Setup of run A:
// tt_um_control_top
module tt_um_control_top #(
  parameter ADDRW = 24,
  parameter OPCODEW = 2,
  parameter REQ_QDEPTH = 4,
  parameter COMP_QDEPTH = 4
  ) (
    input  wire       ena,       
    input  wire       clk,       
    input  wire       rst_n,     
    input  wire [7:0] ui_in, 
    output wire [7:0] uo_out, 
    input  wire [7:0] uio_in,     
    output wire [7:0] uio_out, 
    output wire [7:0] uio_oe      
);
Size in the first run: roughly 4300 cells after synthesis, ~43 I/O pins, roughly 37000 um^2 of cells after synthesis.
export LEC_CHECK = 0
export ABC_AREA = 1
export CAP_MARGIN = 20
export CELL_PAD_IN_SITES_DETAIL_PLACEMENT = 1
export CELL_PAD_IN_SITES_GLOBAL_PLACEMENT = 0
export CORE_MARGIN = 9
export CORE_UTILIZATION = 47
export GPL_ROUTABILITY_DRIVEN = 0
export MIN_ROUTING_LAYER = met2
export PLACE_DENSITY_LB_ADDON = 0.28
export SETUP_SLACK_MARGIN = 0.88
export SLEW_MARGIN = 35
create_clock -name core_clock -period 7.96 [get_ports {clk}]
run.sh (not shown) runs the stock make flow with config.mk's settings and CLKGATE_MAP_FILE=.
Changes in run B relative to run A:
- CORE_UTILIZATION changed from 47 to 65
- CELL_PAD_IN_SITES_DETAIL_PLACEMENT removed (was 1)
- SETUP_SLACK_MARGIN removed (was 0.88)
- ABC_AREA removed (was 1)
- PLACE_DENSITY_LB_ADDON removed (was 0.28)
- GPL_ROUTABILITY_DRIVEN removed (was 0)
- MIN_ROUTING_LAYER removed (was met2)
- CELL_PAD_IN_SITES_GLOBAL_PLACEMENT removed (was 0)
- SLEW_MARGIN changed from 35 to 20
- CORE_MARGIN changed from 9 to 2
- the clock period (ns, I/O delays scaled along) changed from 7.96 to 4.49
[summary]
- Global-route usage over all layers delta for run B relative to run A: 9.3 points lower
- In run B, tap cell count is lower than in run A.
- Going from run A to run B, power grew by more than a quarter.
- Routed wirelength normalized by instance count (run B vs. run A) increases by a few percent
- Sequential share of layout area delta for run B relative to run A: 3.0 points higher
- Min clock network fraction of design power across run A and run B: run A
## Diff of input files: run C against run B
- CORE_UTILIZATION: 65 -> 37
- the clock period (ns, I/O delays scaled along): 4.49 -> 5.86
## What came out
The flow did not stop early for run C: all stages ran, and the layout cleared the timing, DRC and antenna checks.
Compared with run B, in run C cell area after layout now larger; sum of internal, switching and leakage power now smaller; tally of clock buffers in the finished layout now larger.
Higher chip footprint was reported by run C, not run B.
Changes observed in run C relative to run B: sequential power dropped about 23%, part of the total power dissipated in combinational logic decreased 1.7 points, minimum hold slack increased 0.18 ns, via count shrank by 1.6%.
Setup slack in run C is 0.49 ns above run B.
Going from run B to run C, number of cells on the worst reg-to-reg path decreased by 1 relative to the old numbers, number of enable-type register cells in the synthesized netlist closely matched the old numbers.
The path category of the worst min-delay check comes out reg -> reg in one run and in -> async in the other, namely in run C and run B respectively.
Input-level comparison between run D and run C:
- CORE_UTILIZATION now 72, was 37
- ABC_AREA now 1, previously not set
- SETUP_SLACK_MARGIN now 0.31, previously not set
- the clock period (ns, I/O delays scaled along) now 3.27, was 5.86
Notes after the runs:
Setup slack at placement delta for run D relative to run C: 1.31 ns lower
Instance tally after logic synthesis came out higher on run D than on run C.
Utilization, run D and run C, lower one = run C.
The post-layout instance area of run D is higher than that of run C.
Run C vs run D, highest routing layer actually used: met4 vs met5
[compare] base=run C new=run D: routed length on met2 up 4.4 mm; pre-placement core utilization up 36 points; estimated wirelength of the detail-placed design up 16%; setup slack down 0.47 ns; final cycle utilization of the critical path up 3.9 points.


amber:
Starting RTL as in the previous note.
// tt_um_control_top
module tt_um_control_top #(
  parameter ADDRW = 24,
  parameter OPCODEW = 2,
  parameter REQ_QDEPTH = 4,
  parameter COMP_QDEPTH = 4
  ) (
    input  wire       ena,       
    input  wire       clk,       
    input  wire       rst_n,     
    input  wire [7:0] ui_in, 
    output wire [7:0] uo_out, 
    input  wire [7:0] uio_in,     
    output wire [7:0] uio_out, 
    output wire [7:0] uio_oe      
);
make LEC_CHECK=0 CAP_MARGIN=20 CORE_MARGIN=2 CORE_UTILIZATION=72 CTS_CLUSTER_DIAMETER=66 CTS_CLUSTER_SIZE=14 HOLD_SLACK_MARGIN=-0.07 PLACE_DENSITY=0.36 SETUP_SLACK_MARGIN=0.87 SLEW_MARGIN=40 finish   # period 3.62 ns
Changes in umber relative to amber:
Settings: HOLD_SLACK_MARGIN: -0.07 -> unset; CTS_CLUSTER_DIAMETER: 66 -> unset; PLACE_DENSITY: 0.36 -> unset; SETUP_SLACK_MARGIN: 0.87 -> unset; CTS_CLUSTER_SIZE: 14 -> unset; CORE_UTILIZATION: 72 -> 40; SLEW_MARGIN: 40 -> 20; the clock period (ns, I/O delays scaled along): 3.62 -> 10.0.
### Flow results
- Sort umber and amber by combinational power asc -> top: umber
- Comparing amber against umber, there is no change at all in cell depth of the worst flop-to-flop path.
- Going from amber to umber, core occupancy in the finished layout shrinks by 35 points.
- Looking at die area across both flows, umber is the weaker of the two, with amber ahead.
- In the flow results for umber and amber, the post-place instance area is smaller on amber.
Inputs modified between umber and raven:
Settings: ABC_AREA newly set to 1; CORE_UTILIZATION changed from 40 to 71; the clock period (ns, I/O delays scaled along) changed from 10.0 to 4.64.
## What came out
- Looking at final-layout fill cell count, raven sits about 53% below umber.
- Number of clock-tree buffers in the layout for raven: 5 up relative to umber
- raven ends up with a post-route clock period utilization that is 33 points higher than in umber.
- umber consumes less power than raven.
- Of the two values seen for timing startpoint of the critical path, bus_arbiter_inst.counter[0] was produced by raven and bus_arbiter_inst.curr_mode[1] by umber.
- The largest non-sequential cell family by area comes out multiplexers in one run and simple AND/OR/NAND/NOR gates in the other, namely in umber and raven respectively.
- umber → raven: synthesized cell count now sits higher, relative area change from synthesis to final layout decreased 2.3 points.
- The power per cell area number comes out higher for raven vs umber.
- Final wirelength is higher on raven
Relative to raven, the following input files were edited for yarrow:
Settings: an added PLACE_DENSITY of 0.37; a deleted ABC_AREA that had been 1; a change of the clock period (ns, I/O delays scaled along) from 4.64 to 10.2.
==> comparison <==
- Mean routed wirelength per cell, yarrow vs raven: up by more than a quarter
- Compared with raven, yarrow shows logic area higher by 0.92%.
- As of yarrow, count of fill cells added during filler insertion had fallen by more than 10% compared to raven.
- From raven to yarrow the numbers moved as follows: net switching power of the design lost about 60%, total power decreased about 60%.
- Summary of the comparison: critical path data arrival time is higher in yarrow, relative to raven.
- Part of the total power dissipated in combinational logic down 4.9 points in yarrow wrt raven
- yarrow packs its core tighter than raven.
- Looking at worst setup slack across yarrow and raven, the one that comes out lower is raven.
- Relative to raven, final period utilization has gone down in yarrow.
- yarrow ended up with a lower total cells reported by yosys after synthesis than raven did.
Power and IR drop assume default switching activity.
